[run.sh]
#!/bin/bash
# the make line also repeats each setting of config.mk as NAME=value (left out here)
make -C /OpenROAD-flow-scripts/flow DESIGN_CONFIG=/design/flow/config.mk WORK_HOME=/design/flow/orfs CLKGATE_MAP_FILE= finish
[config.mk]
export PLATFORM = sky130hd
export DESIGN_NAME = sha256_core
export DESIGN_NICKNAME = sha256_core
export VERILOG_FILES = /design/flow/design.v
export SDC_FILE = /design/flow/constraint.sdc
export NUM_CORES = 4
export LEC_CHECK = 0
export CAP_MARGIN = 20
export CORE_MARGIN = 2
export CORE_UTILIZATION = 65
export CTS_CLUSTER_SIZE = 39
export SLEW_MARGIN = 20
[constraint.sdc]
create_clock -name core_clock -period 6.75 [get_ports {clk}]
set_input_delay 1.3500 -clock core_clock [delete_from_list [all_inputs] [get_ports {clk}]]
set_output_delay 1.3500 -clock core_clock [all_outputs]
set_load 0.01 [all_outputs]
[design.v]
`timescale 1ns / 1ps
module compression(
    input [31:0] Ki, Wi,
    input [31:0] ain, bin, cin, din, ein, fin, gin, hin,
    output [31:0] aout, bout, cout, dout, eout, fout, gout, hout
    );
    wire [31:0] S0, S1, T1, T2, Ch_efg, Maj_abc;
    assign S0 = ({ain[1:0],ain[31:2]}) ^ ({ain[12:0],ain[31:13]}) ^ ({ain[21:0],ain[31:22]});
    assign S1 = ({ein[5:0],ein[31:6]}) ^ ({ein[10:0],ein[31:11]}) ^ ({ein[24:0],ein[31:25]});
    assign Maj_abc = (ain & bin) ^ (ain & cin) ^ (bin & cin);
    assign Ch_efg = (ein & fin) ^ (~ein & gin);
    assign T1 = hin + S1 + Ch_efg + Ki + Wi;
    assign T2 = S0 + Maj_abc;
    assign aout = T1 + T2;
    assign bout = ain;
    assign cout = bin;
    assign dout = cin;
    assign eout = din + T1;
    assign fout = ein;
    assign gout = fin;
    assign hout = gin;
endmodule
`timescale 1ns / 1ps
module sigma0(
    input [31:0] X,
    output [31:0] Y
    );
    assign Y = {X[6:0], X[31:7]} ^ {X[17:0], X[31:18]} ^ {3'b000, X[31:3]};
endmodule
module sigma1(
    input [31:0] X,
    output [31:0] Y
    );
    assign Y = {X[16:0], X[31:17]} ^ {X[18:0], X[31:19]} ^ {10'b0000000000, X[31:10]};
endmodule
module expander(
    input [31:0] Wm16, Wm15, Wm7, Wm2,
    output [31:0] Wnext
    );
    wire [31:0] sigmaL0Out, sigmaL1Out;
    sigma0 s0(.X(Wm15), .Y(sigmaL0Out));
    sigma1 s1(.X(Wm2), .Y(sigmaL1Out));
    assign Wnext = sigmaL1Out + Wm7 + sigmaL0Out + Wm16;
endmodule
`timescale 1ns / 1ps
module sha256_core(
    input clk, rst_n,
    input start,                
    input init,                 
    input [511:0] block,        
    output reg ready,
    output reg done,
    output [255:0] hash
    );
    localparam
        H01 = 32'h6A09E667,
        H02 = 32'hBB67AE85,
        H03 = 32'h3C6EF372,
        H04 = 32'hA54FF53A,
        H05 = 32'h510E527F,
        H06 = 32'h9B05688C,
        H07 = 32'h1F83D9AB,
        H08 = 32'h5BE0CD19;
    reg [31:0] H0, H1, H2, H3, H4, H5, H6, H7;
    reg [31:0] a, b, c, d, e, f, g, h;
    reg [31:0] W [0:15];
    reg [6:0] counter;
    reg busy;
    reg [31:0] Ki;
    always @(*)
        begin
            case(counter[5:0])
            6'd0:  Ki = 32'h428a2f98; 6'd1:  Ki = 32'h71374491; 6'd2:  Ki = 32'hb5c0fbcf; 6'd3:  Ki = 32'he9b5dba5;
            6'd4:  Ki = 32'h3956c25b; 6'd5:  Ki = 32'h59f111f1; 6'd6:  Ki = 32'h923f82a4; 6'd7:  Ki = 32'hab1c5ed5;
            6'd8:  Ki = 32'hd807aa98; 6'd9:  Ki = 32'h12835b01; 6'd10: Ki = 32'h243185be; 6'd11: Ki = 32'h550c7dc3;
            6'd12: Ki = 32'h72be5d74; 6'd13: Ki = 32'h80deb1fe; 6'd14: Ki = 32'h9bdc06a7; 6'd15: Ki = 32'hc19bf174;
            6'd16: Ki = 32'he49b69c1; 6'd17: Ki = 32'hefbe4786; 6'd18: Ki = 32'h0fc19dc6; 6'd19: Ki = 32'h240ca1cc;
            6'd20: Ki = 32'h2de92c6f; 6'd21: Ki = 32'h4a7484aa; 6'd22: Ki = 32'h5cb0a9dc; 6'd23: Ki = 32'h76f988da;
            6'd24: Ki = 32'h983e5152; 6'd25: Ki = 32'ha831c66d; 6'd26: Ki = 32'hb00327c8; 6'd27: Ki = 32'hbf597fc7;
            6'd28: Ki = 32'hc6e00bf3; 6'd29: Ki = 32'hd5a79147; 6'd30: Ki = 32'h06ca6351; 6'd31: Ki = 32'h14292967;
            6'd32: Ki = 32'h27b70a85; 6'd33: Ki = 32'h2e1b2138; 6'd34: Ki = 32'h4d2c6dfc; 6'd35: Ki = 32'h53380d13;
            6'd36: Ki = 32'h650a7354; 6'd37: Ki = 32'h766a0abb; 6'd38: Ki = 32'h81c2c92e; 6'd39: Ki = 32'h92722c85;
            6'd40: Ki = 32'ha2bfe8a1; 6'd41: Ki = 32'ha81a664b; 6'd42: Ki = 32'hc24b8b70; 6'd43: Ki = 32'hc76c51a3;
            6'd44: Ki = 32'hd192e819; 6'd45: Ki = 32'hd6990624; 6'd46: Ki = 32'hf40e3585; 6'd47: Ki = 32'h106aa070;
            6'd48: Ki = 32'h19a4c116; 6'd49: Ki = 32'h1e376c08; 6'd50: Ki = 32'h2748774c; 6'd51: Ki = 32'h34b0bcb5;
            6'd52: Ki = 32'h391c0cb3; 6'd53: Ki = 32'h4ed8aa4a; 6'd54: Ki = 32'h5b9cca4f; 6'd55: Ki = 32'h682e6ff3;
            6'd56: Ki = 32'h748f82ee; 6'd57: Ki = 32'h78a5636f; 6'd58: Ki = 32'h84c87814; 6'd59: Ki = 32'h8cc70208;
            6'd60: Ki = 32'h90befffa; 6'd61: Ki = 32'ha4506ceb; 6'd62: Ki = 32'hbef9a3f7; default: Ki = 32'hc67178f2;
            endcase
        end
    wire [31:0] an, bn, cn, dn, en, fn, gn, hn;
    wire [31:0] Wnext;
    compression u_compression(
        .Ki(Ki), .Wi(W[0]),
        .ain(a), .bin(b), .cin(c), .din(d), .ein(e), .fin(f), .gin(g), .hin(h),
        .aout(an), .bout(bn), .cout(cn), .dout(dn), .eout(en), .fout(fn), .gout(gn), .hout(hn)
        );
    expander u_expander(
        .Wm16(W[0]), .Wm15(W[1]), .Wm7(W[9]), .Wm2(W[14]),
        .Wnext(Wnext)
        );
    assign hash = {H0, H1, H2, H3, H4, H5, H6, H7};
    integer i;
    always @(posedge clk)
        begin
            if (~rst_n)
                begin
                    H0 <= H01; H1 <= H02; H2 <= H03; H3 <= H04;
                    H4 <= H05; H5 <= H06; H6 <= H07; H7 <= H08;
                    counter <= 0;
                    busy <= 0;
                    ready <= 1;
                    done <= 0;
                end
            else
                begin
                    done <= 0;
                    if (ready && start)
                        begin
                            if (init)
                                begin
                                    H0 <= H01; H1 <= H02; H2 <= H03; H3 <= H04;
                                    H4 <= H05; H5 <= H06; H6 <= H07; H7 <= H08;
                                    a <= H01; b <= H02; c <= H03; d <= H04;
                                    e <= H05; f <= H06; g <= H07; h <= H08;
                                end
                            else
                                begin
                                    a <= H0; b <= H1; c <= H2; d <= H3;
                                    e <= H4; f <= H5; g <= H6; h <= H7;
                                end
                            for (i = 0; i < 16; i = i + 1)
                                W[i] <= block[511-32*i -: 32];
                            counter <= 0;
                            busy <= 1;
                            ready <= 0;
                        end
                    else if (busy)
                        begin
                            if (counter == 64)
                                begin
                                    H0 <= H0 + a; H1 <= H1 + b; H2 <= H2 + c; H3 <= H3 + d;
                                    H4 <= H4 + e; H5 <= H5 + f; H6 <= H6 + g; H7 <= H7 + h;
                                    busy <= 0;
                                    ready <= 1;
                                    done <= 1;
                                end
                            else
                                begin
                                    a <= an; b <= bn; c <= cn; d <= dn;
                                    e <= en; f <= fn; g <= gn; h <= hn;
                                    for (i = 0; i < 15; i = i + 1)
                                        W[i] <= W[i+1];
                                    W[15] <= Wnext;
                                    counter <= counter + 1;
                                end
                        end
                end
        end
endmodule
==> results of run 1 <==
## repair_timing
| item | in CTS | in global routing |
|---|---|---|
| setup endpoints to repair | 20 | 30 |
| gates resized | 62 | 93 |
| buffers inserted | 12 | 6 |
| pin swaps | 46 | 71 |
| hold buffers | 0 | 0 |
## cell type report
cell class,instances,area [sq um]
multi-input combinational,6191,39520
sequential,1066,29030
fill,6671,21870
timing repair buffer,1159,10910
clock buffer,153,3090
inverter,528,1984
tap,1414,1769
clock inverter,62,676.9
antenna,63,157.7
## routing by layer
metal | up-vias | share of wire
met5 | - | 0.00067
met2 | 7044 | 0.41
met4 | 24 | 0.095
met3 | 1782 | 0.16
li1 | 29950 | -
met1 | 33114 | 0.33
==> metrics.cfg, run 1 <==
[setup_path]
crit_cells = 27
ff2ff_setup_slack_ns = -0.17
cp_common_cell = fa_1
worstSetupStartpointType = register
path_delay_family = adder cells
critPathKind = reg2reg
crit_arrival_ns = 7.36
endpoint_kind = register
critical_path.max_stage_delay_ns = 0.55
crit_start = e[20]
critical_path_buf_inv_count = 4
crit-reg2reg-launch = e[20]
worstRegToRegCells = 27
reg2reg_to = a[31]
crit_fanout = 6
crit_end = a[31]
worstPathRequired_ns = 7.19
slowest_stage = fa_1

[final_timing]
whs_ns = 0.5132
rsz0062_at_grt = yes
worst_pin_slew_ns = 1.358
setup_viol = 6
finalSetupTns_ns = -0.4939
post-route-min-period_ns = 6.919
finalClockSkew_ns = 0.04179
maxSlewViolCount = 0
fin_ws_ns = -0.1686
relSlewSlack = 0.09466
report.final.hold_viol_count = 0
max_freq_mhz = 144.5
finalClockPeriodUsage = 1.025

[global_routing]
grt_overflow = 0
met3_usage = 0.1891
grt_pass1_wl_um = 430700
use_met1 = 0.6439
grt_pass1_vias = 67698
grt.total_usage = 0.5165
antenna_found_initial = 61
use_met2 = 0.7374
busiest_layer = met2
grt_max_degree = 234

[synth]
ys_sh_simple = 0.1897
synth-edff-count = 768
synth_seq_share = 0.4060
ys_sh_xor = 0.06883
mux_area_frac = 0.006108
yosys-stat-area_sq_um = 71500
ys_ff = 1066
syn_area_per_cell_sq_um = 8.691
synth_top_cell_by_area = edfxtp_1
top_logic_kind = simple AND/OR/NAND/NOR gates
ys_cells = 8226
synth_area_sq_um = 71500
post-synth-top-count-cell = nand2_1
aoi_share = 0.1550
async_reset_ff_frac = 0
common_cells = 2107 x nand2_1, 768 x edfxtp_1, 589 x o21ai_0
ys_sh_adder = 0.1233
syn_inst = 8226
topCellsByArea = edfxtp_1 32%, nand2_1 11%, dfxtp_1 8.3%
synth_top_area_share = 0.3226
ff_type = edfxtp_1
floorplan.nets = 9327
yosys_warnings = 3
synth.distinct_cells = 90

[routing]
viasPerCell = 6.761
route.detailed.drc = 0
first_pass_iters = 11
wire_per_inst_um = 28.50
wl_um = 303100
initialDrtViolationCount = 12429
ant_nets = 0
via_count = 71914

[place]
dpl-instance-area_sq_um = 82450
place_ws_ns = -0.3277
place_inst = 10342
hpwl_um = 214100
place_congestion = 1.103
io_buffers = 773

[die]
die_x_um = 335.7
rows = 121
die_h_um = 335.7
fp-utilization = 0.6559
core_sq_um = 109000
io_pins = 774
fp.dieArea_sq_um = 112700

[final_layout]
stdcell_count = 10636
nets = 10161
fin_area_sq_um = 87130
final_util = 0.7994
syn2layout_area_growth_pct = 21.87

[min_path]
worstHoldStart = H1[12]
whs_endpoint = H1[12]
holdPathStages = 2
hold_class = reg2reg

[flow_run]
log.warning_count = 73
timing.max_cap.violations = 0

[clock_tree]
htreeDepth = 3
clk_latency_ns = 0.75
cts_buffers = 114
clock-sinks = 1066
clock-root-buffer = clkbuf_16
cts.path.max_buffers = 3
cts_tree = built
clk_transition_reported_paths_ns = 0.06

[status]
violations = setup timing
outcome = finished with violations

==> run 2: changes to the inputs <==
Settings changed: CAP_MARGIN 20 to 35, CORE_UTILIZATION 65 to 68, HOLD_SLACK_MARGIN set to 0.3.
Clock period 6.75 ns to 5.9 ns, I/O delays scaled along.
==> run 2 against run 1 <==
The layout still fails its checks (setup timing). Routed wire length grew 8.1%. Synthesized area is the same. Non-clock buffer count grew 182. Cell count grew 1.3%. Clock skew grew 0.0011 ns. Critical endpoint is now a[26]. Highest routed layer unchanged.
==> metrics.cfg, run 2 <==
[setup_path]
endpoint_kind = register
worstSetupStartpointType = register
crit_cells = 26
crit_fanout = 3
crit_end = a[26]
ff2ff_setup_slack_ns = -1.26
reg2reg_to = a[26]
crit-reg2reg-launch = e[2]
slowest_stage = xnor2_1
path_delay_family = adder cells
crit_arrival_ns = 7.67
critical_path.max_stage_delay_ns = 0.63
critical_path_buf_inv_count = 7
critPathKind = reg2reg
worstRegToRegCells = 26
crit_start = e[2]
worstPathRequired_ns = 6.42

[clock_tree]
clk_latency_ns = 0.80
cts.path.max_buffers = 3
htreeDepth = 3
clock-sinks = 1066
clock-root-buffer = clkbuf_16
cts_hold_buf = 0
cts_tree = built
cts_buffers = 111
clk_transition_reported_paths_ns = 0.07

[routing]
ant_nets = 0
wl_um = 327500
wire_per_inst_um = 30.39
via_count = 76375
first_pass_iters = 15
viasPerCell = 7.088
initialDrtViolationCount = 16021
route.detailed.drc = 0

[synth]
syn_area_per_cell_sq_um = 8.691
topCellsByArea = edfxtp_1 32%, nand2_1 11%, dfxtp_1 8.3%
yosys_warnings = 3
async_reset_ff_frac = 0
ff_type = edfxtp_1
common_cells = 2107 x nand2_1, 768 x edfxtp_1, 589 x o21ai_0
synth.distinct_cells = 90
synth_seq_share = 0.4060
post-synth-top-count-cell = nand2_1
synth_top_area_share = 0.3226
ys_cells = 8226
yosys-stat-area_sq_um = 71500
synth_area_sq_um = 71500
aoi_share = 0.1550
ys_sh_simple = 0.1897
top_logic_kind = simple AND/OR/NAND/NOR gates
syn_inst = 8226
floorplan.nets = 9327
synth-edff-count = 768
synth_top_cell_by_area = edfxtp_1
ys_ff = 1066
ys_sh_xor = 0.06883
ys_sh_adder = 0.1233
mux_area_frac = 0.006108

[place]
place_congestion = 1.115
io_buffers = 773
dpl-instance-area_sq_um = 83920
hpwl_um = 216300
place_ws_ns = -1.102

[min_path]
worstHoldStart = W[8][3]
holdPathStages = 2
hold_class = reg2reg
whs_endpoint = W[7][3]

[die]
fp-utilization = 0.6879
die_x_um = 328.3
fp.dieArea_sq_um = 107800
rows = 118
core_sq_um = 103900
io_pins = 774
die_h_um = 328.3

[final_layout]
fin_area_sq_um = 89450
nets = 10340
fillCellCount = 5124
syn2layout_area_growth_pct = 25.12

[global_routing]
grt_pass1_vias = 71797
grt_max_degree = 238
grt.total_usage = 0.5696
antenna_found_initial = 68
grt_pass1_wl_um = 454800
grt_overflow = 0

[flow_run]
log.warning_count = 70
timing.max_cap.violations = 0

[final_timing]
finalClockPeriodUsage = 1.213
worst_pin_slew_ns = 1.276
whs_ns = 0.5102
finalSetupTns_ns = -39.55
rsz0062_at_grt = yes
maxSlewViolCount = 0
max_freq_mhz = 139.8
post-route-min-period_ns = 7.156
setup_viol = 50
fin_ws_ns = -1.256
relSlewSlack = 0.1491
finalClockSkew_ns = 0.04286
report.final.hold_viol_count = 0

[status]
outcome = finished with violations
violations = setup timing

==> run 2: layout make-up <==
| type | instances | area (sq um) | area share |
|---|---|---|---|
| clock buffers | 142 | 2997 | 0.03350 |
| inverters | 528 | 1996 | 0.02231 |
| flip-flops and latches | 1066 | 29030 | 0.3245 |
| clock inverters | 64 | 757.0 | 0.008462 |
| repair buffers | 1341 | 12450 | 0.1392 |
| multi-input cells | 6191 | 40340 | 0.4510 |
| diodes | 64 | 160.2 | 0.001790 |
| well taps | 1380 | 1727 | 0.01930 |
==> run 2: metal layers <==
layer	vias up	track usage	part of all wire
li1	30304	-	-
met1	34384	0.6701	0.30
met2	8812	0.8111	0.40
met3	2855	0.2394	0.18
met4	20	0.4701	0.12
met5	-	0.003106	0.00039
==> run 2: what timing repair did <==
| action | 4_1_cts | 5_1_grt |
|---|---|---|
| buffers inserted | 25 | 34 |
| endpoints found under the setup margin | 45 | 49 |
| pin swaps | 94 | 86 |
| gates resized | 149 | 137 |
==> run 2: through the flow <==
stage	util	cells
floorplan	-	8226
global placement	0.8067	10455
detailed placement	0.8073	10458
CTS	0.8509	10685
global route	0.8602	10757
finish	0.8606	10776
==> run 3: changes to the inputs <==
Settings changed: ABC_AREA set to 1, CAP_MARGIN 35 to 40, CORE_ASPECT_RATIO set to 0.5, CORE_UTILIZATION 68 to 72, CTS_CLUSTER_DIAMETER set to 399, CTS_CLUSTER_SIZE 39 to 98, HOLD_SLACK_MARGIN 0.3 to 0.29, PLACE_DENSITY set to 0.4, SETUP_SLACK_MARGIN set to 0.92, TNS_END_PERCENT set to 5.
Clock period 5.9 ns to 3.77 ns, I/O delays scaled along.
==> run 3 against run 2 <==
The run now fails in global routing (5_1_grt). Synthesized area up 7.2%. Synthesized cell count up 23%. Die area up 1.4%.
==> metrics.cfg, run 3 <==
[clock_tree]
clock-root-buffer = clkbuf_16
htreeDepth = 1
cts.path.max_buffers = 3
clock-sinks = 1066
cts_hold_buf = 0
cts_buffers = 14

[synth]
yosys_warnings = 3
post-synth-top-count-cell = nand2_1
synth_top_cell_by_area = edfxtp_1
ff_type = edfxtp_1
synth_seq_share = 0.3786
floorplan.nets = 11244
synth.distinct_cells = 52
ys_ff = 1066
top_logic_kind = simple AND/OR/NAND/NOR gates
syn_inst = 10143
aoi_share = 0.1441
mux_area_frac = 0
async_reset_ff_frac = 0
ys_sh_simple = 0.2484
common_cells = 3112 x nand2_1, 1131 x inv_1, 907 x o21ai_0
syn_area_per_cell_sq_um = 7.559
yosys-stat-area_sq_um = 76670
synth-edff-count = 768
ys_cells = 10143
topCellsByArea = edfxtp_1 30%, nand2_1 15%, dfxtp_1 7.8%
synth_area_sq_um = 76670
ys_sh_adder = 0.1147
ys_sh_xor = 0.03884
synth_top_area_share = 0.3008

[die]
fp.dieArea_sq_um = 109300
die_x_um = 465.5
die_h_um = 234.7
io_pins = 774
core_sq_um = 105300
fp-utilization = 0.7280
rows = 84

[place]
hpwl_um = 245200
place_ws_ns = -2.467
io_buffers = 773
place_congestion = 1.236
place_inst = 12744

[global_routing]
grt_overflow = 156
grt.total_usage = 0.7824

[status]
haltStage = global routing (5_1_grt)
error = [ERROR GRT-0232] Routing congestion too high. Check the congestion heatmap in the GUI.
outcome = aborted with a tool error

## run 3: what timing repair did
action / in CTS
resized: 380
setup endpoints to repair: 120
buffers inserted: 34
pin swaps: 72
## run 3: layer usage
metal / GRT overflow / global-route usage
met5: 0 / 0.4446
met4: 60 / 0.7647
met3: 13 / 0.6586
met2: 82 / 0.9308
met1: 1 / 0.7733
## run 3: metrics by stage
step / area (sq um) / hold slack (ns)
2_1_floorplan: 76750 / 0.4447
3_3_place_gp: 91030 / 0.4566
3_5_place_dp: 91030 / 0.4709
4_1_cts: 93370 / 0.4986
==> run 4: changes to the inputs <==
Settings changed: ABC_AREA 1 to unset, CAP_MARGIN 40 to 20, CELL_PAD_IN_SITES_GLOBAL_PLACEMENT set to 3, CORE_ASPECT_RATIO 0.5 to unset, CORE_UTILIZATION 72 to 40, CTS_CLUSTER_DIAMETER 399 to unset, CTS_CLUSTER_SIZE 98 to unset, HOLD_SLACK_MARGIN 0.29 to unset, PLACE_DENSITY 0.4 to unset, PLACE_DENSITY_LB_ADDON set to 0.2, SETUP_SLACK_MARGIN 0.92 to unset, TNS_END_PERCENT 5 to unset.
Clock period 3.77 ns to 8.0 ns, I/O delays scaled along.
==> run 4 against run 3 <==
The run now finishes clean. Synthesized area fell by 6.7%. Die area rose by 67%. Synthesized cell count decreased by 19%.
==> metrics.cfg, run 4 <==
[final_timing]
finalClockPeriodUsage = 0.9451
finalClockSkew_ns = 0.02076
finalSetupTns_ns = 0
rsz0062_at_grt = no
worst_pin_slew_ns = 1.232
relSlewSlack = 0.1783
fin_ws_ns = 0.4391
maxSlewViolCount = 0
report.final.hold_viol_count = 0
whs_ns = 0.5092
setup_viol = 0
post-route-min-period_ns = 7.561
max_freq_mhz = 132.3

[setup_path]
worstSetupStartpointType = register
slowest_stage = edfxtp_1
crit-reg2reg-launch = e[12]
critical_path_buf_inv_count = 4
worstPathRequired_ns = 8.51
crit_cells = 29
reg2reg_to = a[31]
crit_arrival_ns = 8.07
crit_end = a[31]
crit_fanout = 6
critical_path.max_stage_delay_ns = 0.58
endpoint_kind = register
path_delay_family = AND-OR/OR-AND gates
critPathKind = reg2reg
crit_start = e[12]
ff2ff_setup_slack_ns = 0.44
worstRegToRegCells = 29

[synth]
top_logic_kind = simple AND/OR/NAND/NOR gates
async_reset_ff_frac = 0
synth_top_cell_by_area = edfxtp_1
floorplan.nets = 9327
post-synth-top-count-cell = nand2_1
ys_sh_simple = 0.1897
synth_top_area_share = 0.3226
yosys-stat-area_sq_um = 71500
ys_sh_xor = 0.06883
syn_inst = 8226
common_cells = 2107 x nand2_1, 768 x edfxtp_1, 589 x o21ai_0
ys_sh_adder = 0.1233
synth.distinct_cells = 90
synth_seq_share = 0.4060
ff_type = edfxtp_1
ys_ff = 1066
topCellsByArea = edfxtp_1 32%, nand2_1 11%, dfxtp_1 8.3%
synth-edff-count = 768
ys_cells = 8226
aoi_share = 0.1550
syn_area_per_cell_sq_um = 8.691
yosys_warnings = 3
mux_area_frac = 0.006108
synth_area_sq_um = 71500

[place]
hpwl_um = 243600
place_inst = 11031
io_buffers = 773
dpl-instance-area_sq_um = 81630
place_congestion = 0.9971
place_ws_ns = 0.4700

[routing]
viasPerCell = 5.641
wl_um = 320400
via_count = 63708
ant_nets = 0
initialDrtViolationCount = 7191
wire_per_inst_um = 28.37
route.detailed.drc = 0
first_pass_iters = 6

[final_layout]
flop_area_sq_um = 29030
fillCellCount = 17308
stdcell_count = 11294
syn2layout_area_growth_pct = 20.37
layout.area.comb_sq_um = 38910
fin_area_sq_um = 86060
nets = 9915
final_util = 0.4834

[status]
outcome = complete, no violations

[global_routing]
antenna_found_initial = 28
grt_max_degree = 221
grt.total_usage = 0.3403
grt_pass1_vias = 59873
grt_pass1_wl_um = 445600
grt_overflow = 0

[clock_tree]
cts_buffers = 136
clk_transition_reported_paths_ns = 0.06
clock-sinks = 1066
cts_tree = built
cts_hold_buf = 0
htreeDepth = 4
cts.path.max_buffers = 3
clock-root-buffer = clkbuf_16
clk_latency_ns = 0.80
cts_setup_buffers = 0

[die]
fp-utilization = 0.4016
fp.dieArea_sq_um = 182100
io_pins = 774
rows = 155
core_sq_um = 178000
die_x_um = 426.8
die_h_um = 426.8

[min_path]
holdPathStages = 2
whs_endpoint = W[12][29]
hold_class = reg2reg
worstHoldStart = W[13][29]

[flow_run]
timing.max_cap.violations = 0
log.warning_count = 69

run 4: metal layers:
| metal | track usage | wire length [um] |
|---|---|---|
| met2 | 0.5235 | 144000 |
| met5 | 0 | 128 |
| met1 | 0.4784 | 139600 |
| met3 | 0.06717 | 25410 |
| met4 | 0.1110 | 11310 |
run 4: timing repair:
item,4_1_cts,5_1_grt
resized,0,1
hold endpoints to repair,0,0
setup endpoints to repair,0,1
run 4: area by class of cell:
| class | count | area share |
|---|---|---|
| flip-flops and latches | 1066 | 0.3373 |
| inverters | 528 | 0.02306 |
| diodes | 11 | 0.0003199 |
| well taps | 2355 | 0.03424 |
| clock inverters | 59 | 0.006979 |
| repair buffers | 891 | 0.1018 |
| multi-input cells | 6191 | 0.4521 |
| clock buffers | 193 | 0.04417 |
==> run 5: changes to the inputs <==
Settings changed: CELL_PAD_IN_SITES_GLOBAL_PLACEMENT 3 to unset, CORE_UTILIZATION 40 to 68, CTS_CLUSTER_SIZE set to 39, HOLD_SLACK_MARGIN set to 0.3, PLACE_DENSITY_LB_ADDON 0.2 to unset.
Clock period 8.0 ns to 6.26 ns, I/O delays scaled along.
==> run 5 against run 4 <==
Now fails the layout checks on setup timing. Clock skew increased by 0.030 ns. Synthesized cell count unchanged. Global-route usage increased by 21 points. Final area increased by 2.5%. Via count increased by 18%. Maximum frequency increased by 7.5%. Clock-buffer cell count decreased by 52. Routed wire length decreased by 1.1%. Setup slack got worse by 1.2 ns. First-iteration DRC count increased by 110%. Sequential share of layout area decreased by 0.81 points. Critical path type unchanged. Highest routed layer unchanged.
==> metrics.cfg, run 5 <==
[status]
outcome = finished with violations
violations = setup timing

[clock_tree]
cts.path.max_buffers = 3
cts_hold_buf = 0
htreeDepth = 3
clock-sinks = 1066
clk_transition_reported_paths_ns = 0.09
clock-root-buffer = clkbuf_16
cts_tree = built
clk_latency_ns = 0.80
cts_buffers = 112

[global_routing]
antenna_found_initial = 65
grt_max_degree = 213
grt_pass1_vias = 70019
grt.total_usage = 0.5539
grt_pass1_wl_um = 443300
grt_overflow = 0

[min_path]
hold_class = reg2reg
holdPathStages = 2
whs_endpoint = W[3][1]
worstHoldStart = W[4][1]

[setup_path]
path_delay_family = adder cells
ff2ff_setup_slack_ns = -0.77
endpoint_kind = register
critPathKind = reg2reg
reg2reg_to = a[28]
worstRegToRegCells = 30
crit_arrival_ns = 7.50
critical_path_buf_inv_count = 7
worstPathRequired_ns = 6.72
crit_end = a[28]
crit_cells = 30
crit_fanout = 3
crit_start = f[11]
worstSetupStartpointType = register
crit-reg2reg-launch = f[11]
slowest_stage = fa_1
critical_path.max_stage_delay_ns = 0.52

[synth]
async_reset_ff_frac = 0
ys_sh_simple = 0.1897
yosys-stat-area_sq_um = 71500
synth.distinct_cells = 90
common_cells = 2107 x nand2_1, 768 x edfxtp_1, 589 x o21ai_0
ff_type = edfxtp_1
syn_area_per_cell_sq_um = 8.691
mux_area_frac = 0.006108
synth-edff-count = 768
aoi_share = 0.1550
top_logic_kind = simple AND/OR/NAND/NOR gates
yosys_warnings = 3
syn_inst = 8226
synth_top_area_share = 0.3226
topCellsByArea = edfxtp_1 32%, nand2_1 11%, dfxtp_1 8.3%
floorplan.nets = 9327
ys_cells = 8226
post-synth-top-count-cell = nand2_1
ys_sh_adder = 0.1233
ys_sh_xor = 0.06883
ys_ff = 1066
synth_area_sq_um = 71500
synth_top_cell_by_area = edfxtp_1
synth_seq_share = 0.4060

[die]
rows = 118
fp.dieArea_sq_um = 107800
fp-utilization = 0.6879
io_pins = 774
die_x_um = 328.3
core_sq_um = 103900
die_h_um = 328.3

[flow_run]
timing.max_cap.violations = 0
log.warning_count = 92

[final_timing]
finalClockPeriodUsage = 1.123
finalClockSkew_ns = 0.05095
worst_pin_slew_ns = 1.230
maxSlewViolCount = 0
max_freq_mhz = 142.2
relSlewSlack = 0.1796
post-route-min-period_ns = 7.033
rsz0062_at_grt = yes
fin_ws_ns = -0.7731
finalSetupTns_ns = -14.23
report.final.hold_viol_count = 0
setup_viol = 31
whs_ns = 0.5021

[place]
io_buffers = 773
place_ws_ns = -0.6974
place_congestion = 1.094
hpwl_um = 212500

[routing]
first_pass_iters = 14
initialDrtViolationCount = 15205
wire_per_inst_um = 29.71
ant_nets = 0
route.detailed.drc = 0
via_count = 74871
wl_um = 317000
viasPerCell = 7.017

[final_layout]
nets = 10230
final_util = 0.8484
syn2layout_area_growth_pct = 23.33

==> run 5: metrics by stage <==
step	std cells	instance area (sq um)
6_report	10670	88180
3_3_place_gp	10356	83020
4_1_cts	10588	87330
2_1_floorplan	8226	71830
3_5_place_dp	10356	83020
5_1_grt	10658	88150
==> run 5: layout make-up <==
cell class	instances	area (sq um)
diodes	64	160.2
clock buffers	141	3013
clock inverters	70	788.3
fillers	5494	15760
inverters	528	1988
multi-input cells	6191	39980
flip-flops and latches	1066	29030
well taps	1380	1727
repair buffers	1230	11500
==> run 5: what timing repair did <==
item | CTS | global route
buffers inserted | 21 | 20
endpoints found under the setup margin | 32 | 36
gates resized | 95 | 116
pin swaps | 72 | 78
==> run 5: layer usage <==
metal | GRT usage | up-vias | routed length (um)
met5 | 0 | - | 340
met4 | 0.4355 | 28 | 35800
met3 | 0.2265 | 2492 | 55030
met2 | 0.7918 | 8238 | 128400
met1 | 0.6622 | 33991 | 97410
li1 | - | 30122 | -
==> run 6: changes to the inputs <==
Settings changed: CORE_UTILIZATION 68 to 58, CTS_CLUSTER_SIZE 39 to unset, HOLD_SLACK_MARGIN 0.3 to 0.28, PLACE_DENSITY set to 0.6, SETUP_SLACK_MARGIN set to 0.43.
Clock period 6.26 ns to 4.27 ns, I/O delays scaled along.
==> run 6 against run 5 <==
Still fails the layout checks on setup timing. Synthesized area unchanged. Flip-flop count stayed put. Highest routed layer unchanged.
==> metrics.cfg, run 6 <==
[status]
outcome = finished with violations
violations = setup timing

[synth]
syn_area_per_cell_sq_um = 8.691
topCellsByArea = edfxtp_1 32%, nand2_1 11%, dfxtp_1 8.3%
post-synth-top-count-cell = nand2_1
synth_area_sq_um = 71500
async_reset_ff_frac = 0
synth_seq_share = 0.4060
ys_ff = 1066
ff_type = edfxtp_1
common_cells = 2107 x nand2_1, 768 x edfxtp_1, 589 x o21ai_0
yosys_warnings = 3
synth_top_cell_by_area = edfxtp_1
ys_sh_adder = 0.1233
syn_inst = 8226
ys_sh_xor = 0.06883
mux_area_frac = 0.006108
synth.distinct_cells = 90
floorplan.nets = 9327
top_logic_kind = simple AND/OR/NAND/NOR gates
yosys-stat-area_sq_um = 71500
aoi_share = 0.1550
synth_top_area_share = 0.3226
synth-edff-count = 768
ys_sh_simple = 0.1897
ys_cells = 8226

[final_timing]
worst_pin_slew_ns = 1.129
max_freq_mhz = 145.1
setup_viol = 86
maxSlewViolCount = 0
finalClockSkew_ns = 0.1067
post-route-min-period_ns = 6.892
finalSetupTns_ns = -127.70
relSlewSlack = 0.2473
rsz0062_at_grt = yes
finalClockPeriodUsage = 1.614
fin_ws_ns = -2.622
report.final.hold_viol_count = 0

[die]
rows = 128
core_sq_um = 122000
fp.dieArea_sq_um = 126100
fp-utilization = 0.5859
io_pins = 774
die_x_um = 355.1
die_h_um = 355.1

[global_routing]
grt_pass1_vias = 71979
antenna_found_initial = 50
grt_overflow = 0
grt.total_usage = 0.4956
grt_max_degree = 180
grt_pass1_wl_um = 463300

[clock_tree]
cts_hold_buf = 0
cts.path.max_buffers = 3
clk_transition_reported_paths_ns = 0.07
cts_buffers = 113
clk_latency_ns = 0.84
htreeDepth = 3
clock-sinks = 1066
cts_tree = built
clock-root-buffer = clkbuf_16

[routing]
route.detailed.drc = 0
first_pass_iters = 10
wl_um = 333100
ant_nets = 0
via_count = 75631
wire_per_inst_um = 28.97
viasPerCell = 6.578
initialDrtViolationCount = 13369

[setup_path]
ff2ff_setup_slack_ns = -2.62
endpoint_kind = register
crit_arrival_ns = 7.38
slowest_stage = fa_1
worstPathRequired_ns = 4.76
worstRegToRegCells = 33
crit_end = e[31]
crit_start = e[1]
crit_fanout = 3
crit_cells = 33
critical_path_buf_inv_count = 7
critical_path.max_stage_delay_ns = 0.57
crit-reg2reg-launch = e[1]
worstSetupStartpointType = register
critPathKind = reg2reg
reg2reg_to = e[31]
path_delay_family = AND-OR/OR-AND gates

[place]
hpwl_um = 232400
place_congestion = 1.036
io_buffers = 773
place_ws_ns = -2.612

[final_layout]
nets = 10821
syn2layout_area_growth_pct = 33.26
fillCellCount = 7420

[min_path]
hold_class = reg2reg
whs_endpoint = W[5][10]
worstHoldStart = W[6][10]
holdPathStages = 2

[flow_run]
timing.max_cap.violations = 0
log.warning_count = 76

## run 6: cell type report
| type | count | area (sq um) | area share |
|---|---|---|---|
| Clock inverter | 75 | 1001 | 0.01051 |
| Inverter | 528 | 1997 | 0.02096 |
| Sequential cell | 1066 | 29030 | 0.3047 |
| Multi-Input combinational cell | 6191 | 41680 | 0.4374 |
| Clock buffer | 136 | 2965 | 0.03112 |
| Antenna cell | 56 | 140.1 | 0.001471 |
| Timing Repair Buffer | 1820 | 16430 | 0.1725 |
| Tap cell | 1625 | 2033 | 0.02134 |
## run 6: what timing repair did
item                       CTS  global route
setup endpoints to repair  100           130
gates resized              308           287
buffers inserted            52            60
gates cloned                 0             0
pin swaps                  177           178
## run 6: layer usage
metal | track usage | up-vias | routed length, um | share of wire
li1 | - | 31232 | - | -
met1 | 0.6226 | 35094 | 111900 | 0.34
met2 | 0.7302 | 7200 | 139200 | 0.42
met3 | 0.1630 | 2101 | 50270 | 0.15
met4 | 0.3293 | 4 | 31610 | 0.095
met5 | 0 | - | 119 | 0.00036
## run 6: stage by stage
step / util / area [sq um] / std cells / hold slack, ns
finish: 0.7807 / 95280 / 11497 / 0.4978
global route: 0.7805 / 95250 / 11484 / 0.4973
CTS: 0.7649 / 93350 / 11381 / 0.4712
detailed placement: 0.7176 / 87580 / 11118 / 0.4844
global placement: 0.7176 / 87580 / 11118 / 0.4689
floorplan: - / 72070 / 8226 / 0.4801
==> run 7: changes to the inputs <==
Settings changed: CORE_UTILIZATION 58 to 65, CTS_CLUSTER_DIAMETER set to 329, HOLD_SLACK_MARGIN 0.28 to -0.08, MAX_ROUTING_LAYER set to met4, PLACE_DENSITY 0.6 to unset, SETUP_SLACK_MARGIN 0.43 to 1.21, TNS_END_PERCENT set to 5.
Clock period 4.27 ns to 7.51 ns, I/O delays scaled along.
==> run 7 against run 6 <==
The run now finishes clean. Die area decreased by 11%. Cell count decreased by 9.4%. First-iteration DRC count increased by 7.7%. Register-to-register slack improved by 2.9 ns.
==> metrics.cfg, run 7 <==
[clock_tree]
cts_buffers = 112
clock-root-buffer = clkbuf_16
cts_hold_buf = 0
clock-sinks = 1066
cts_tree = built
clk_latency_ns = 0.81
clk_transition_reported_paths_ns = 0.08
cts.path.max_buffers = 3
htreeDepth = 3

[setup_path]
worstSetupStartpointType = register
ff2ff_setup_slack_ns = 0.23
endpoint_kind = register
crit_end = a[26]
crit_fanout = 5
critical_path.max_stage_delay_ns = 0.56
path_delay_family = adder cells
worstRegToRegCells = 29
crit_arrival_ns = 7.77
crit_cells = 29
crit-reg2reg-launch = W[0][12]
reg2reg_to = a[26]
critPathKind = reg2reg
critical_path_buf_inv_count = 8
cp_common_cell = inv_1
crit_start = W[0][12]
slowest_stage = fa_1
worstPathRequired_ns = 8.01

[synth]
common_cells = 2107 x nand2_1, 768 x edfxtp_1, 589 x o21ai_0
synth_top_cell_by_area = edfxtp_1
post-synth-top-count-cell = nand2_1
mux_area_frac = 0.006108
yosys-stat-area_sq_um = 71500
synth_top_area_share = 0.3226
ff_type = edfxtp_1
synth-edff-count = 768
aoi_share = 0.1550
ys_ff = 1066
floorplan.nets = 9327
top_logic_kind = simple AND/OR/NAND/NOR gates
yosys_warnings = 3
async_reset_ff_frac = 0
synth_seq_share = 0.4060
topCellsByArea = edfxtp_1 32%, nand2_1 11%, dfxtp_1 8.3%
synth.distinct_cells = 90
ys_sh_adder = 0.1233
syn_inst = 8226
ys_cells = 8226
synth_area_sq_um = 71500
syn_area_per_cell_sq_um = 8.691
ys_sh_simple = 0.1897
ys_sh_xor = 0.06883

[final_timing]
fin_ws_ns = 0.2343
setup_viol = 0
relSlewSlack = 0.1649
post-route-min-period_ns = 7.276
maxSlewViolCount = 0
finalClockPeriodUsage = 0.9688
max_freq_mhz = 137.4
report.final.hold_viol_count = 0
rsz0062_at_grt = yes
finalClockSkew_ns = 0.09293
worst_pin_slew_ns = 1.237

[routing]
ant_nets = 0
initialDrtViolationCount = 14403
wire_per_inst_um = 29.87
first_pass_iters = 20
route.detailed.drc = 0
viasPerCell = 6.924
via_count = 72096
wl_um = 311000

[global_routing]
grt_overflow = 0
grt_pass1_vias = 67193
grt_max_degree = 229
grt_pass1_wl_um = 439200
antenna_found_initial = 62
grt.total_usage = 0.5440

[place]
place_congestion = 1.139
place_inst = 10092
place_ws_ns = 0.2021
io_buffers = 773
dpl-instance-area_sq_um = 80480
hpwl_um = 212300

[die]
die_h_um = 335.7
fp-utilization = 0.6559
fp.dieArea_sq_um = 112700
rows = 121
io_pins = 774
die_x_um = 335.7
core_sq_um = 109000

[final_layout]
fin_area_sq_um = 85450
syn2layout_area_growth_pct = 19.52
stdcell_count = 10412
nets = 9927

[min_path]
holdPathStages = 2
worstHoldStart = W[8][22]
hold_class = reg2reg
whs_endpoint = W[7][22]

[flow_run]
timing.max_cap.violations = 0
log.warning_count = 71

[status]
outcome = complete, no violations

run 7: per-layer routing:
metal,up-vias,part of all wire,GRT usage,wire (um)
met5,-,0,-,0
met4,0,0.10,0.3835,31730
met3,2234,0.17,0.2119,53110
met2,7505,0.40,0.7454,125400
met1,32853,0.32,0.6535,100800
li1,29504,-,-,-
run 7: layout make-up:
type | count | area, sq um
Sequential cell | 1066 | 29030
Inverter | 528 | 1984
Clock inverter | 72 | 1142
Multi-Input combinational cell | 6191 | 39300
Fill cell | 6889 | 23560
Clock buffer | 140 | 2989
Antenna cell | 74 | 185.2
Timing Repair Buffer | 927 | 9055
Tap cell | 1414 | 1769
run 7: repair_timing:
| action | in CTS | in global routing |
|---|---|---|
| pin swaps | 29 | 23 |
| endpoints found under the setup margin | 34 | 40 |
| buffers inserted | 21 | 13 |
| resized | 68 | 19 |
run 7: stage by stage:
step                setup TNS [ns]  hold slack [ns]    util
global placement                 0           0.4676  0.7383
detailed placement               0           0.4978  0.7383
finish                           0           0.4900  0.7839
CTS                              0           0.4964  0.7806
floorplan                 -5753.02           0.4801       -
global route                     0           0.5241  0.7836
==> run 8: changes to the inputs <==
Settings changed: ABC_AREA set to 1, CORE_UTILIZATION 65 to 58, CTS_CLUSTER_DIAMETER 329 to unset, HOLD_SLACK_MARGIN -0.08 to -0.1, MAX_ROUTING_LAYER met4 to unset, SETUP_SLACK_MARGIN 1.21 to unset.
Clock period 7.51 ns to 5.08 ns, I/O delays scaled along.
==> run 8 against run 7 <==
First-iteration DRC count up 13%. Die area up 20%. Synthesized area up 7.2%. The layout now fails its checks (setup timing). Critical path type unchanged. Highest routed layer is now met5. Final area up 14%. Clock-buffer cell count up 5.
==> metrics.cfg, run 8 <==
[final_timing]
finalClockSkew_ns = 0.07334
max_freq_mhz = 161.6
report.final.hold_viol_count = 0
maxSlewViolCount = 0
finalSetupTns_ns = -36.73
post-route-min-period_ns = 6.189
worst_pin_slew_ns = 1.205
relSlewSlack = 0.1947
fin_ws_ns = -1.109
finalClockPeriodUsage = 1.218
setup_viol = 50
rsz0062_at_grt = yes

[synth]
ff_type = edfxtp_1
synth.distinct_cells = 52
ys_sh_simple = 0.2484
post-synth-top-count-cell = nand2_1
top_logic_kind = simple AND/OR/NAND/NOR gates
mux_area_frac = 0
async_reset_ff_frac = 0
synth_top_area_share = 0.3008
synth_seq_share = 0.3786
topCellsByArea = edfxtp_1 30%, nand2_1 15%, dfxtp_1 7.8%
aoi_share = 0.1441
synth_area_sq_um = 76670
synth_top_cell_by_area = edfxtp_1
common_cells = 3112 x nand2_1, 1131 x inv_1, 907 x o21ai_0
syn_area_per_cell_sq_um = 7.559
ys_sh_xor = 0.03884
floorplan.nets = 11244
syn_inst = 10143
ys_sh_adder = 0.1147
yosys-stat-area_sq_um = 76670
ys_ff = 1066
synth-edff-count = 768
yosys_warnings = 3
ys_cells = 10143

[clock_tree]
cts_buffers = 115
cts_hold_buf = 0
cts_tree = built
clock-sinks = 1066
clk_latency_ns = 0.81
htreeDepth = 3
clock-root-buffer = clkbuf_16
cts.path.max_buffers = 3
clk_transition_reported_paths_ns = 0.08

[min_path]
hold_class = reg2reg
worstHoldStart = W[15][21]
holdPathStages = 2
whs_endpoint = W[14][21]

[setup_path]
critPathKind = reg2reg
crit_end = a[24]
worstRegToRegCells = 32
worstPathRequired_ns = 5.57
reg2reg_to = a[24]
crit_fanout = 4
crit-reg2reg-launch = e[10]
crit_start = e[10]
worstSetupStartpointType = register
cp_common_cell = nand2_1
critical_path.max_stage_delay_ns = 0.60
slowest_stage = fa_1
crit_cells = 32
path_delay_family = adder cells
critical_path_buf_inv_count = 8
ff2ff_setup_slack_ns = -1.11
crit_arrival_ns = 6.68
endpoint_kind = register

[routing]
viasPerCell = 6.416
initialDrtViolationCount = 16260
via_count = 85073
route.detailed.drc = 0
wl_um = 354400
wire_per_inst_um = 26.73
first_pass_iters = 12
ant_nets = 0

[die]
fp-utilization = 0.5839
die_h_um = 367.6
fp.dieArea_sq_um = 135100
rows = 133
core_sq_um = 131300
die_x_um = 367.6
io_pins = 774

[final_layout]
fin_area_sq_um = 97030
layout.area.comb_sq_um = 43890
flop_area_sq_um = 29030
final_util = 0.7390
fillCellCount = 9492
nets = 12476
syn2layout_area_growth_pct = 26.56

[global_routing]
grt_pass1_wl_um = 505100
grt_max_degree = 246
use_met2 = 0.7064
met3_usage = 0.1996
grt_pass1_vias = 78449
busiest_layer = met2
use_met1 = 0.6635
grt.total_usage = 0.5010
antenna_found_initial = 37
grt_overflow = 0

[status]
outcome = finished with violations
violations = setup timing

[flow_run]
log.warning_count = 78
timing.max_cap.violations = 0

[place]
dpl-instance-area_sq_um = 90640
place_congestion = 1.147
hpwl_um = 266900
io_buffers = 773

run 8: cell type report:
| cell class | count | share of cell area |
|---|---|---|
| multi-input combinational | 7568 | 0.4524 |
| sequential | 1066 | 0.2992 |
| timing repair buffer | 1476 | 0.1395 |
| inverter | 1148 | 0.04468 |
| clock buffer | 145 | 0.03230 |
| tap | 1755 | 0.02263 |
| clock inverter | 73 | 0.008575 |
| antenna | 28 | 0.0007221 |
run 8: timing repair:
item | 4_1_cts | 5_1_grt
pin swaps | 87 | 60
setup endpoints to repair | 54 | 56
resized | 317 | 168
setup buffers | 34 | 7
run 8: metal layers:
layer  vias up  share of wire
met5         -         0.0011
met4        29          0.068
met3      1633           0.18
met2      7809           0.40
met1     39257           0.35
li1      36345              -
run 8: per-stage QoR:
stage          hold WS (ns)  instances  worst slack, ns
3_3_place_gp         0.4577      12975           -1.216
6_report             0.5144      13259           -1.109
4_1_cts              0.5095      13224          -0.8569
2_1_floorplan        0.4447      10143           -9.280
5_1_grt              0.5301      13248           -1.326
3_5_place_dp         0.5034      12975           -1.320
==> run 9: changes to the inputs <==
Settings changed: CORE_UTILIZATION 58 to 72, CTS_CLUSTER_DIAMETER set to 195, CTS_CLUSTER_SIZE set to 98, HOLD_SLACK_MARGIN -0.1 to unset, PLACE_DENSITY set to 0.6, SETUP_SLACK_MARGIN set to 0.92, SLEW_MARGIN 20 to 40, TNS_END_PERCENT 5 to unset.
Clock period 5.08 ns to 3.77 ns, I/O delays scaled along.
==> run 9 against run 8 <==
The flow now stops in global routing (5_1_grt). Synthesized area unchanged. Die area shrank 19%. Synthesized cell count is the same.
==> metrics.cfg, run 9 <==
[status]
outcome = aborted with a tool error
haltStage = global routing (5_1_grt)
error = [ERROR GRT-0116] Global routing finished with congestion. Check the congestion regions in the DRC Viewer.

[die]
io_pins = 774
rows = 119
die_h_um = 330.3
die_x_um = 330.3
core_sq_um = 105400
fp.dieArea_sq_um = 109100
fp-utilization = 0.7273

[synth]
syn_inst = 10143
synth-edff-count = 768
async_reset_ff_frac = 0
aoi_share = 0.1441
syn_area_per_cell_sq_um = 7.559
topCellsByArea = edfxtp_1 30%, nand2_1 15%, dfxtp_1 7.8%
synth.distinct_cells = 52
ys_sh_simple = 0.2484
ys_sh_xor = 0.03884
yosys-stat-area_sq_um = 76670
synth_top_cell_by_area = edfxtp_1
mux_area_frac = 0
ys_cells = 10143
yosys_warnings = 3
floorplan.nets = 11244
synth_area_sq_um = 76670
synth_top_area_share = 0.3008
ys_sh_adder = 0.1147
ff_type = edfxtp_1
top_logic_kind = simple AND/OR/NAND/NOR gates
post-synth-top-count-cell = nand2_1
common_cells = 3112 x nand2_1, 1131 x inv_1, 907 x o21ai_0
synth_seq_share = 0.3786
ys_ff = 1066

[clock_tree]
htreeDepth = 1
clock-sinks = 1066
clock-root-buffer = clkbuf_16
cts_buffers = 15
cts.path.max_buffers = 3

[place]
io_buffers = 773
place_congestion = 1.240
hpwl_um = 257800
place_inst = 12707
place_ws_ns = -2.274

[global_routing]
grt.total_usage = 0.8151
grt_overflow = 352

==> run 9: repair_timing <==
item                       4_1_cts
pin swaps                      340
hold buffers                     0
buffers inserted               113
gates resized                  797
setup endpoints to repair      124
==> run 9: per-stage QoR <==
stage	hold WS, ns	cell area (sq um)	util
4_1_cts	0.4807	96220	0.9128
3_5_place_dp	0.4661	91740	0.8702
3_3_place_gp	0.4532	91740	0.8702
2_1_floorplan	0.4447	77530	-
==> run 9: layer usage <==
metal,GRT overflow,track usage
met1,30,0.8166
met2,130,0.9292
met3,47,0.7194
met4,134,0.7833
met5,11,0.5409
==> run 10: changes to the inputs <==
Settings changed: ABC_AREA 1 to unset, CORE_ASPECT_RATIO set to 0.5, CTS_CLUSTER_DIAMETER 195 to 399, PLACE_DENSITY 0.6 to unset, PLACE_DENSITY_LB_ADDON set to 0.07, SETUP_SLACK_MARGIN 0.92 to unset, SLEW_MARGIN 40 to 20.
==> run 10 against run 9 <==
The run again fails in global routing (5_1_grt). Synthesized area shrank 6.7%. Die area fell by 6.5%. Synthesized cell count shrank 19%.
==> metrics.cfg, run 10 <==
[synth]
synth-edff-count = 768
aoi_share = 0.1550
yosys-stat-area_sq_um = 71500
topCellsByArea = edfxtp_1 32%, nand2_1 11%, dfxtp_1 8.3%
top_logic_kind = simple AND/OR/NAND/NOR gates
ff_type = edfxtp_1
synth_area_sq_um = 71500
ys_cells = 8226
ys_sh_simple = 0.1897
synth_top_area_share = 0.3226
async_reset_ff_frac = 0
synth.distinct_cells = 90
ys_sh_adder = 0.1233
syn_area_per_cell_sq_um = 8.691
syn_inst = 8226
common_cells = 2107 x nand2_1, 768 x edfxtp_1, 589 x o21ai_0
ys_ff = 1066
synth_top_cell_by_area = edfxtp_1
yosys_warnings = 3
floorplan.nets = 9327
ys_sh_xor = 0.06883
synth_seq_share = 0.4060
mux_area_frac = 0.006108
post-synth-top-count-cell = nand2_1

[clock_tree]
htreeDepth = 1
cts_buffers = 14
clock-sinks = 1066
clock-root-buffer = clkbuf_16
cts.path.max_buffers = 3

[place]
dpl-instance-area_sq_um = 86600
place_inst = 10746
io_buffers = 773
place_congestion = 1.228
hpwl_um = 220800
place_ws_ns = -3.431

[die]
io_pins = 774
rows = 81
core_sq_um = 98100
fp-utilization = 0.7288
die_h_um = 226.8
fp.dieArea_sq_um = 102000
die_x_um = 449.6

[status]
outcome = aborted with a tool error
haltStage = global routing (5_1_grt)
error = [ERROR GRT-0232] Routing congestion too high. Check the congestion heatmap in the GUI.

[global_routing]
grt.total_usage = 0.8714
grt_overflow = 699

-- run 10: metal layers --
layer / track usage / overflow
met4: 0.9175 / 309
met1: 0.8424 / 17
met5: 0.5658 / 8
met3: 0.7853 / 61
met2: 0.9846 / 304
-- run 10: stage by stage --
step	util	TNS, ns
4_1_cts	0.9086	-143.22
3_5_place_dp	0.8827	-168.16
3_3_place_gp	0.8827	-145.87
2_1_floorplan	-	-8150.69
-- run 10: what timing repair did --
item	4_1_cts
gates cloned	0
pin swaps	209
hold buffers	0
endpoints found under the setup margin	89
resized	358
setup buffers	79
==> run 11: changes to the inputs <==
Settings changed: CORE_ASPECT_RATIO 0.5 to unset, CORE_UTILIZATION 72 to 40, CTS_CLUSTER_DIAMETER 399 to unset, CTS_CLUSTER_SIZE 98 to unset, PLACE_DENSITY set to 0.6, PLACE_DENSITY_LB_ADDON 0.07 to unset, SETUP_SLACK_MARGIN set to 0.79.
Clock period 3.77 ns to 7.7 ns, I/O delays scaled along.
==> run 11 against run 10 <==
The run now finishes clean. Synthesized cell count stayed put. Synthesized area stayed put. Die area is 79% higher.
==> metrics.cfg, run 11 <==
[final_timing]
finalClockPeriodUsage = 0.8999
rsz0062_at_grt = yes
maxSlewViolCount = 0
max_freq_mhz = 144.3
post-route-min-period_ns = 6.929
relSlewSlack = 0.1556
setup_viol = 0
report.final.hold_viol_count = 0
worst_pin_slew_ns = 1.267
fin_ws_ns = 0.7707
finalClockSkew_ns = 0.03210

[die]
fp-utilization = 0.4016
die_x_um = 426.8
rows = 155
die_h_um = 426.8
core_sq_um = 178000
io_pins = 774
fp.dieArea_sq_um = 182100

[routing]
wire_per_inst_um = 27.81
ant_nets = 0
wl_um = 315400
via_count = 64813
viasPerCell = 5.716
first_pass_iters = 6
route.detailed.drc = 0
initialDrtViolationCount = 8381

[place]
hpwl_um = 238500
place_ws_ns = 0.1344
io_buffers = 773
place_congestion = 0.9748
dpl-instance-area_sq_um = 81630

[flow_run]
timing.max_cap.violations = 0
log.warning_count = 89

[synth]
aoi_share = 0.1550
mux_area_frac = 0.006108
async_reset_ff_frac = 0
synth_area_sq_um = 71500
synth-edff-count = 768
yosys_warnings = 3
syn_area_per_cell_sq_um = 8.691
topCellsByArea = edfxtp_1 32%, nand2_1 11%, dfxtp_1 8.3%
syn_inst = 8226
ys_sh_adder = 0.1233
ys_cells = 8226
ys_ff = 1066
floorplan.nets = 9327
top_logic_kind = simple AND/OR/NAND/NOR gates
post-synth-top-count-cell = nand2_1
synth_seq_share = 0.4060
ys_sh_simple = 0.1897
synth_top_area_share = 0.3226
ys_sh_xor = 0.06883
yosys-stat-area_sq_um = 71500
common_cells = 2107 x nand2_1, 768 x edfxtp_1, 589 x o21ai_0
ff_type = edfxtp_1
synth.distinct_cells = 90
synth_top_cell_by_area = edfxtp_1

[setup_path]
crit_start = W[0][18]
crit_arrival_ns = 7.48
crit_cells = 28
ff2ff_setup_slack_ns = 0.77
crit_end = a[31]
critPathKind = reg2reg
crit_fanout = 6
critical_path.max_stage_delay_ns = 0.52
path_delay_family = adder cells
crit-reg2reg-launch = W[0][18]
cp_common_cell = inv_1
worstRegToRegCells = 28
slowest_stage = fa_1
reg2reg_to = a[31]
critical_path_buf_inv_count = 6
worstPathRequired_ns = 8.25
endpoint_kind = register
worstSetupStartpointType = register

[status]
outcome = complete, no violations

[global_routing]
grt_max_degree = 231
grt_pass1_wl_um = 437500
grt_overflow = 0
grt.total_usage = 0.3334
grt_pass1_vias = 59786
antenna_found_initial = 28

[clock_tree]
cts.path.max_buffers = 3
clk_transition_reported_paths_ns = 0.06
cts_buffers = 134
clock-sinks = 1066
cts_tree = built
clk_latency_ns = 0.82
clock-root-buffer = clkbuf_16
htreeDepth = 4
cts_hold_buf = 0

[min_path]
hold_class = reg2reg
worstHoldStart = W[11][16]
holdPathStages = 2
whs_endpoint = W[10][16]

[final_layout]
nets = 9954
fillCellCount = 16932
final_util = 0.4903
fin_area_sq_um = 87280
syn2layout_area_growth_pct = 22.08

[run 11: per-layer routing]
| metal | share of wire | track usage | vias up |
|---|---|---|---|
| li1 | - | - | 29525 |
| met1 | 0.42 | 0.4737 | 31441 |
| met2 | 0.43 | 0.4877 | 3323 |
| met3 | 0.096 | 0.06930 | 514 |
| met4 | 0.046 | 0.1454 | 10 |
| met5 | 0.00023 | 0 | - |
[run 11: cell type report]
class,count,area [sq um],area share
multi-input cells,6191,39630,0.4540
repair buffers,932,9080,0.1040
flip-flops and latches,1066,29030,0.3326
clock buffers,169,3607,0.04133
diodes,26,65.06,0.0007454
inverters,528,1984,0.02274
well taps,2355,2947,0.03376
clock inverters,71,945.9,0.01084
[run 11: stage by stage]
step           setup TNS, ns  hold slack (ns)  std cells
6_report                   0           0.5040      11338
3_5_place_dp               0           0.4996      11029
2_1_floorplan       -5636.28           0.4801       8226
3_3_place_gp               0           0.4936      11029
5_1_grt                    0           0.5251      11329
4_1_cts                    0           0.5009      11282
[run 11: what timing repair did]
item,CTS,global route
pin swaps,28,48
cloned,0,0
setup endpoints to repair,23,27
setup buffers,13,30
gates resized,59,97
==> run 12: changes to the inputs <==
Settings changed: CAP_MARGIN 20 to 10, CORE_ASPECT_RATIO set to 0.98, CORE_MARGIN 2 to 6, CORE_UTILIZATION 40 to 19, CTS_CLUSTER_DIAMETER set to 83, PLACE_DENSITY 0.6 to unset, PLACE_DENSITY_LB_ADDON set to 0.2, SETUP_SLACK_MARGIN 0.79 to 0.89, TNS_END_PERCENT set to 20.
Clock period 7.7 ns to 6.77 ns, I/O delays scaled along.
==> run 12 against run 11 <==
Now fails the layout checks on setup timing. Die area up 110%. Register-to-register slack worse by 0.89 ns. Critical path depth down 2. First-iteration DRC count down 34%. Clock-buffer cell count up 35. Final area up 8.1%. Routed wire length up 23%.
==> metrics.cfg, run 12 <==
[clock_tree]
htreeDepth = 4
cts_hold_buf = 0
clock-root-buffer = clkbuf_16
cts_tree = built
clock-sinks = 1066
clk_transition_reported_paths_ns = 0.06
cts.path.max_buffers = 4
cts_buffers = 150
clk_latency_ns = 0.86

[global_routing]
grt_overflow = 0
grt.total_usage = 0.1888
grt_max_degree = 172
grt_pass1_wl_um = 527000
grt_pass1_vias = 64685
antenna_found_initial = 66

[setup_path]
crit_arrival_ns = 7.44
crit_cells = 26
slowest_stage = fa_1
crit_start = e[20]
critical_path.max_stage_delay_ns = 0.56
crit-reg2reg-launch = e[20]
critPathKind = reg2reg
worstSetupStartpointType = register
cp_common_cell = fa_1
critical_path_buf_inv_count = 6
endpoint_kind = register
crit_end = a[29]
crit_fanout = 5
path_delay_family = adder cells
worstRegToRegCells = 26
reg2reg_to = a[29]
worstPathRequired_ns = 7.32
ff2ff_setup_slack_ns = -0.12

[final_layout]
nets = 10361
syn2layout_area_growth_pct = 31.97
layout.area.comb_sq_um = 40000
fillCellCount = 40502
flop_area_sq_um = 29030

[final_timing]
rsz0062_at_grt = yes
setup_viol = 9
maxSlewViolCount = 0
finalClockPeriodUsage = 1.018
finalClockSkew_ns = 0.08008
fin_ws_ns = -0.1225
report.final.hold_viol_count = 0
max_freq_mhz = 145.1
post-route-min-period_ns = 6.892
relSlewSlack = 0.2418
worst_pin_slew_ns = 1.135

[synth]
synth_top_cell_by_area = edfxtp_1
top_logic_kind = simple AND/OR/NAND/NOR gates
async_reset_ff_frac = 0
ff_type = edfxtp_1
ys_sh_xor = 0.06883
yosys-stat-area_sq_um = 71500
common_cells = 2107 x nand2_1, 768 x edfxtp_1, 589 x o21ai_0
post-synth-top-count-cell = nand2_1
synth.distinct_cells = 90
aoi_share = 0.1550
yosys_warnings = 3
floorplan.nets = 9327
topCellsByArea = edfxtp_1 32%, nand2_1 11%, dfxtp_1 8.3%
syn_inst = 8226
ys_sh_adder = 0.1233
syn_area_per_cell_sq_um = 8.691
ys_ff = 1066
ys_sh_simple = 0.1897
ys_cells = 8226
synth_seq_share = 0.4060
synth_area_sq_um = 71500
synth_top_area_share = 0.3226
synth-edff-count = 768
mux_area_frac = 0.006108

[routing]
viasPerCell = 4.562
initialDrtViolationCount = 5530
first_pass_iters = 6
ant_nets = 0
via_count = 65330
wl_um = 388300
wire_per_inst_um = 27.11
route.detailed.drc = 0

[min_path]
holdPathStages = 2
hold_class = reg2reg
worstHoldStart = W[3][9]
whs_endpoint = W[2][9]

[die]
die_x_um = 631.7
rows = 222
die_h_um = 619.3
fp-utilization = 0.1912
io_pins = 774
fp.dieArea_sq_um = 391200
core_sq_um = 373900

[status]
outcome = finished with violations
violations = setup timing

[place]
place_ws_ns = -0.5991
place_congestion = 0.9100
hpwl_um = 304800
io_buffers = 773

[flow_run]
timing.max_cap.violations = 0
log.warning_count = 74

==> run 12: per-stage QoR <==
step | util | instances | setup TNS (ns) | hold slack, ns | instance area (sq um)
2_1_floorplan | - | 8226 | -6207.67 | 0.4801 | 71550
3_3_place_gp | 0.2356 | 14005 | -8.695 | 0.4983 | 88100
3_5_place_dp | 0.2356 | 14005 | -6.578 | 0.4988 | 88100
4_1_cts | 0.2505 | 14292 | -0.5350 | 0.4937 | 93650
5_1_grt | 0.2523 | 14320 | -4.113 | 0.5036 | 94350
6_report | 0.2524 | 14322 | -0.6032 | 0.4848 | 94350
==> run 12: cell type report <==
class,count,share of cell area
Antenna cell,19,0.0005039
Timing Repair Buffer,1323,0.1304
Multi-Input combinational cell,6191,0.4240
Clock buffer,204,0.04427
Tap cell,4928,0.06535
Clock inverter,63,0.006737
Inverter,528,0.02113
Sequential cell,1066,0.3077
==> run 12: timing repair <==
action	4_1_cts	5_1_grt
resized	139	128
setup buffers	20	11
pin swaps	91	107
setup endpoints to repair	47	52
gates cloned	0	0
==> run 12: routing by layer <==
layer  GRT usage  vias up  share of wire
met5           0        -        0.00014
met4     0.05797       10          0.035
met3     0.02940      451          0.055
met2      0.3059     2021           0.46
met1      0.2580    32473           0.45
li1            -    30375              -
